==> run H: inputs <==
## stopwatch
module stopwatch(clk, rst, btnS, btnR, sw, an, seg);
input clk;
input rst;
input btnS, btnR;
input [7:0] sw;
output reg [3:0] an;
output reg [7:0] seg;
reg [3:0] seg_value;
wire [3:0] seg3, seg2, seg1, seg0;
reg adj_sec;
reg adj;
reg digits_on;
wire one_hz_clk;
wire two_hz_clk;
wire segment_clk;
wire blink_clk;
wire debounce_clk;
wire one_hz_rise;
wire two_hz_rise;
wire segment_rise;
wire blink_rise;
wire debounce_rise;
reg [31:0] sec_counter;
reg [1:0] seg_index;
clock #(.start_time(0), .end_time(200)) my_one_hz_clk(.in(clk), .rst(rst), .out(one_hz_clk), .rise(one_hz_rise));
clock #(.start_time(0), .end_time(100)) my_two_hz_clk(.in(clk), .rst(rst), .out(two_hz_clk), .rise(two_hz_rise));
clock #(.start_time(0), .end_time(4)) my_segment_clk(.in(clk), .rst(rst), .out(segment_clk), .rise(segment_rise));
clock #(.start_time(0), .end_time(20)) my_blink_clk(.in(clk), .rst(rst), .out(blink_clk), .rise(blink_rise));
clock #(.start_time(0), .end_time(10)) my_debounce_clk(.in(clk), .rst(rst), .out(debounce_clk), .rise(debounce_rise));
wire [1:0] next_index = seg_index + 2'd1;
assign seg0 = (sec_counter % 60)  % 10;
assign seg1 = (sec_counter % 60)  / 10;
assign seg2 = (sec_counter / 60)  % 10;
assign seg3 = (sec_counter / 600) % 10;
always @(*) begin
    case (next_index)
        0: seg_value = (digits_on || ~sw[1]) ? seg0 : 10;
        1: seg_value = (digits_on || ~sw[1]) ? seg1 : 10;
        2: seg_value = (digits_on ||  sw[1]) ? seg2 : 10;
        default: seg_value = (digits_on ||  sw[1]) ? seg3 : 10;
    endcase
end
always @(posedge clk) begin
    if (rst) begin
        adj_sec   <= 1'b0;
        adj       <= 1'b0;
        seg_index <= 2'd0;
        an        <= 4'b1111;
        seg       <= 8'b11111111;
    end else if (segment_rise) begin
        adj_sec   <= sw[1];
        adj       <= sw[0];
        seg_index <= next_index;
        an        <= ~(4'b0001 << next_index);
        case (seg_value)
            0: seg <= ~8'b11111100;
  ...
Settings: LEC_CHECK=0, CAP_MARGIN=0, CORE_ASPECT_RATIO=0.5, CORE_MARGIN=2, CORE_UTILIZATION=70, CTS_CLUSTER_DIAMETER=357, CTS_CLUSTER_SIZE=47, SETUP_SLACK_MARGIN=4.25, SLEW_MARGIN=20, TNS_END_PERCENT=75; clock period 16.2 ns.
run.sh (not shown) runs the stock make flow with config.mk's settings and CLKGATE_MAP_FILE=.
==> run A: changes against run H <==
Settings changed: ABC_AREA set to 1, CAP_MARGIN 0 to 30, CORE_ASPECT_RATIO 0.5 to unset, CORE_MARGIN 2 to 5, CORE_UTILIZATION 70 to 40, CTS_CLUSTER_DIAMETER 357 to unset, CTS_CLUSTER_SIZE 47 to unset, MAX_ROUTING_LAYER set to met4, SETUP_SLACK_MARGIN 4.25 to unset, TNS_END_PERCENT 75 to unset.
==> flow/constraint.sdc (replaced) <==
create_clock -name core_clock -period 23.0 [get_ports {clk}]
set_input_delay 4.6000 -clock core_clock [delete_from_list [all_inputs] [get_ports {clk}]]
set_output_delay 4.6000 -clock core_clock [all_outputs]
set_load 0.01 [all_outputs]
==> run F: changes against run H <==
Settings changed: CAP_MARGIN 0 to 20, CORE_ASPECT_RATIO 0.5 to unset, CORE_UTILIZATION 70 to 66, CTS_CLUSTER_DIAMETER 357 to 373, CTS_CLUSTER_SIZE 47 to 54, SETUP_SLACK_MARGIN 4.25 to unset, TNS_END_PERCENT 75 to unset.
==> flow/constraint.sdc (replaced) <==
create_clock -name core_clock -period 19.0 [get_ports {clk}]
set_input_delay 3.8000 -clock core_clock [delete_from_list [all_inputs] [get_ports {clk}]]
set_output_delay 3.8000 -clock core_clock [all_outputs]
set_load 0.01 [all_outputs]
==> deck_impl_summary.md <==
Key Metrics from the Run

Yosys
  – XOR Share, Synth: 8.09%
  – Post-Synthesis Cells: 4,195
  – Netlist area before placement: 0.0303 mm²
  – Post-synth top cells: sky130_fd_sc_hd__nor2_1 (402), sky130_fd_sc_hd__nand2_1 (352), sky130_fd_sc_hd__a21oi_1 (301), sky130_fd_sc_hd__o21ai_0 (276), sky130_fd_sc_hd__dfxtp_1 (218)

Place
  – Gpl congestion: 1.00

Die
  – Area of the core: 0.0454 mm²

Outcome
  – First error: [ERROR GRT-0232] Routing congestion too high. Check the congestion heatmap in the GUI.
  – Outcome: did not finish
  – Stage reached: global routing (5_1_grt)
The numbers above come from run F.

==> deck_impl_summary.md <==
Run Summary

Outcome
  – Outcome: no timing/DRC/antenna violations

Place
  – Gpl congestion: 0.953

Die
  – Area of the core: 0.0660 mm²

Worst setup path
  – Depth of the worst register-to-register path: 153
  – Number of cells on the critical path: 153

Yosys
  – XOR Share, Synth: 6.59%
  – Post-Synthesis Cells: 4,138
  – Post-synth top cells: sky130_fd_sc_hd__nand2_1 (1,087), sky130_fd_sc_hd__inv_1 (513), sky130_fd_sc_hd__nand3_1 (328), sky130_fd_sc_hd__nor2_1 (290), sky130_fd_sc_hd__dfxtp_1 (218)
The numbers above come from run A.

==> deck_impl_summary.md <==
Key Metrics from the Run

Yosys
  – Share of async-settable or async-resettable flops after synthesis: 0%
  – Post-synth top cells: sky130_fd_sc_hd__nor2_1 (402), sky130_fd_sc_hd__nand2_1 (352), sky130_fd_sc_hd__a21oi_1 (301), sky130_fd_sc_hd__o21ai_0 (276), sky130_fd_sc_hd__dfxtp_1 (218)
  – Post-Synthesis Cells: 4,195

Die
  – Site row count: 53

Outcome
  – Stage reached: detailed placement (3_5_place_dp)
  – Outcome: did not finish
  – First error: [ERROR DPL-0033] detailed placement checks failed during check placement.

Place
  – Gpl congestion: 1.04
The numbers above come from run H.


* * *

==> branch umber <==
stopwatch again, from the RTL that the note above started with.
make LEC_CHECK=0 ABC_AREA=1 CAP_MARGIN=20 CORE_ASPECT_RATIO=0.5 CORE_MARGIN=2 CORE_UTILIZATION=72 CTS_CLUSTER_DIAMETER=345 CTS_CLUSTER_SIZE=96 PLACE_DENSITY_LB_ADDON=0.03 SETUP_SLACK_MARGIN=3.38 SLEW_MARGIN=20 TNS_END_PERCENT=5 finish   # period 11.7 ns
==> branch fjord: changes against branch umber <==
==> flow/config.mk (replaced) <==
export PLATFORM = sky130hd
export DESIGN_NAME = stopwatch
export DESIGN_NICKNAME = stopwatch
export VERILOG_FILES = /design/flow/design.v
export SDC_FILE = /design/flow/constraint.sdc
export NUM_CORES = 4
export LEC_CHECK = 0
export CAP_MARGIN = 20
export CORE_MARGIN = 2
export CORE_UTILIZATION = 31
export SLEW_MARGIN = 20
==> flow/constraint.sdc (replaced) <==
create_clock -name core_clock -period 27.9 [get_ports {clk}]
set_input_delay 5.5800 -clock core_clock [delete_from_list [all_inputs] [get_ports {clk}]]
set_output_delay 5.5800 -clock core_clock [all_outputs]
set_load 0.01 [all_outputs]
==> branch xenon: changes against branch umber <==
==> flow/config.mk (replaced) <==
export PLATFORM = sky130hd
export DESIGN_NAME = stopwatch
export DESIGN_NICKNAME = stopwatch
export VERILOG_FILES = /design/flow/design.v
export SDC_FILE = /design/flow/constraint.sdc
export NUM_CORES = 4
export LEC_CHECK = 0
export ABC_AREA = 1
export CAP_MARGIN = 20
export CORE_MARGIN = 2
export CORE_UTILIZATION = 72
export CTS_CLUSTER_DIAMETER = 148
export CTS_CLUSTER_SIZE = 99
export SETUP_SLACK_MARGIN = 3.77
export SLEW_MARGIN = 20
export TNS_END_PERCENT = 5
==> flow/constraint.sdc (replaced) <==
create_clock -name core_clock -period 15.5 [get_ports {clk}]
set_input_delay 3.1000 -clock core_clock [delete_from_list [all_inputs] [get_ports {clk}]]
set_output_delay 3.1000 -clock core_clock [all_outputs]
set_load 0.01 [all_outputs]
==> impl_report.txt <==
==== FLOW RESULTS ====
----------------------------------------------------
[Synthesis]
  Cell types with the largest area share after synthesis ........................ dfxtp_1, nand2_1, inv_1
  Distinct cell type count after synthesis ........................ 81
  Netlist area before placement ........................ 26700 sq um
  Number of cells in the yosys synthesis report ........................ 4138
  MUX share of area ........................ 0.112%
  Mean area per synthesized cell ........................ 6.46 sq um
  Fraction of synthesized cell area in xor and xnor cells ........................ 6.59%

[Placed design]
  Worst setup timing slack at the placement stage ........................ -3680 ps
  GP Congestion ........................ 1.03
  Post-detail-place hpwl ........................ 71600 um

[Status]
  Status ........................ stopped before the end
  Failed at ........................ global routing (5_1_grt)
  Tool error ........................ [ERROR GRT-0116] Global routing finished with congestion. Check the congestion regions in the DRC Viewer.

[Floorplan]
  Die footprint ........................ 38700 sq um
  Starting density of the core ........................ 73.0%

----------------------------------------------------
-- figures above: branch xenon

==> impl_report.txt <==
==== FLOW RESULTS ====
----------------------------------------------------
[Placed design]
  GP Congestion ........................ 1.10
  # placed instances ........................ 5636
  Worst setup timing slack at the placement stage ........................ -8040 ps
  Post-detail-place hpwl ........................ 85500 um

[Synthesis]
  MUX share of area ........................ 0.112%
  Distinct cell type count after synthesis ........................ 81
  Total number of yosys warnings ........................ 6
  Cell types with the largest area share after synthesis ........................ dfxtp_1, nand2_1, inv_1
  Share of the yosys chip area belonging to registers ........................ 16.3%
  Top FF cell, synth ........................ dfxtp_1
  Fraction of synthesized cell area in xor and xnor cells ........................ 6.59%
  Number of cells in the yosys synthesis report ........................ 4138
  Netlist area before placement ........................ 26700 sq um

[Floorplan]
  Die footprint ........................ 38800 sq um
  Starting density of the core ........................ 73.8%

[Status]
  Tool error ........................ [ERROR DPL-0038] Utilization greater than 100%, impossible to legalize
  Status ........................ stopped before the end
  Failed at ........................ clock tree synthesis (4_1_cts)

----------------------------------------------------
-- figures above: branch umber

==> impl_report.txt <==
IMPLEMENTATION SUMMARY REPORT
----------------------------------------------------
[Placed design]
  Post-detail-place hpwl ........................ 71300 um
  Worst setup timing slack at the placement stage ........................ 2830 ps
  GP Congestion ........................ 0.910

[Synthesis]
  Cell types with the largest area share after synthesis ........................ dfxtp_1, xnor2_1, nor2_1
  Distinct cell type count after synthesis ........................ 138
  Fraction of synthesized cell area in xor and xnor cells ........................ 8.09%
  Mean area per synthesized cell ........................ 7.22 sq um
  Number of cells in the yosys synthesis report ........................ 4195
  Netlist area before placement ........................ 30300 sq um
  MUX share of area ........................ 3.75%

[Final timing]
  Count of pins over their slew limit ........................ 0

[Drt]
  Met3 wire len ........................ 5600 um

[Floorplan]
  Starting density of the core ........................ 31.3%

[CTS]
  Number of CTS-inserted buffers ........................ 24

[Status]
  Status ........................ complete, no violations

----------------------------------------------------
-- figures above: branch fjord

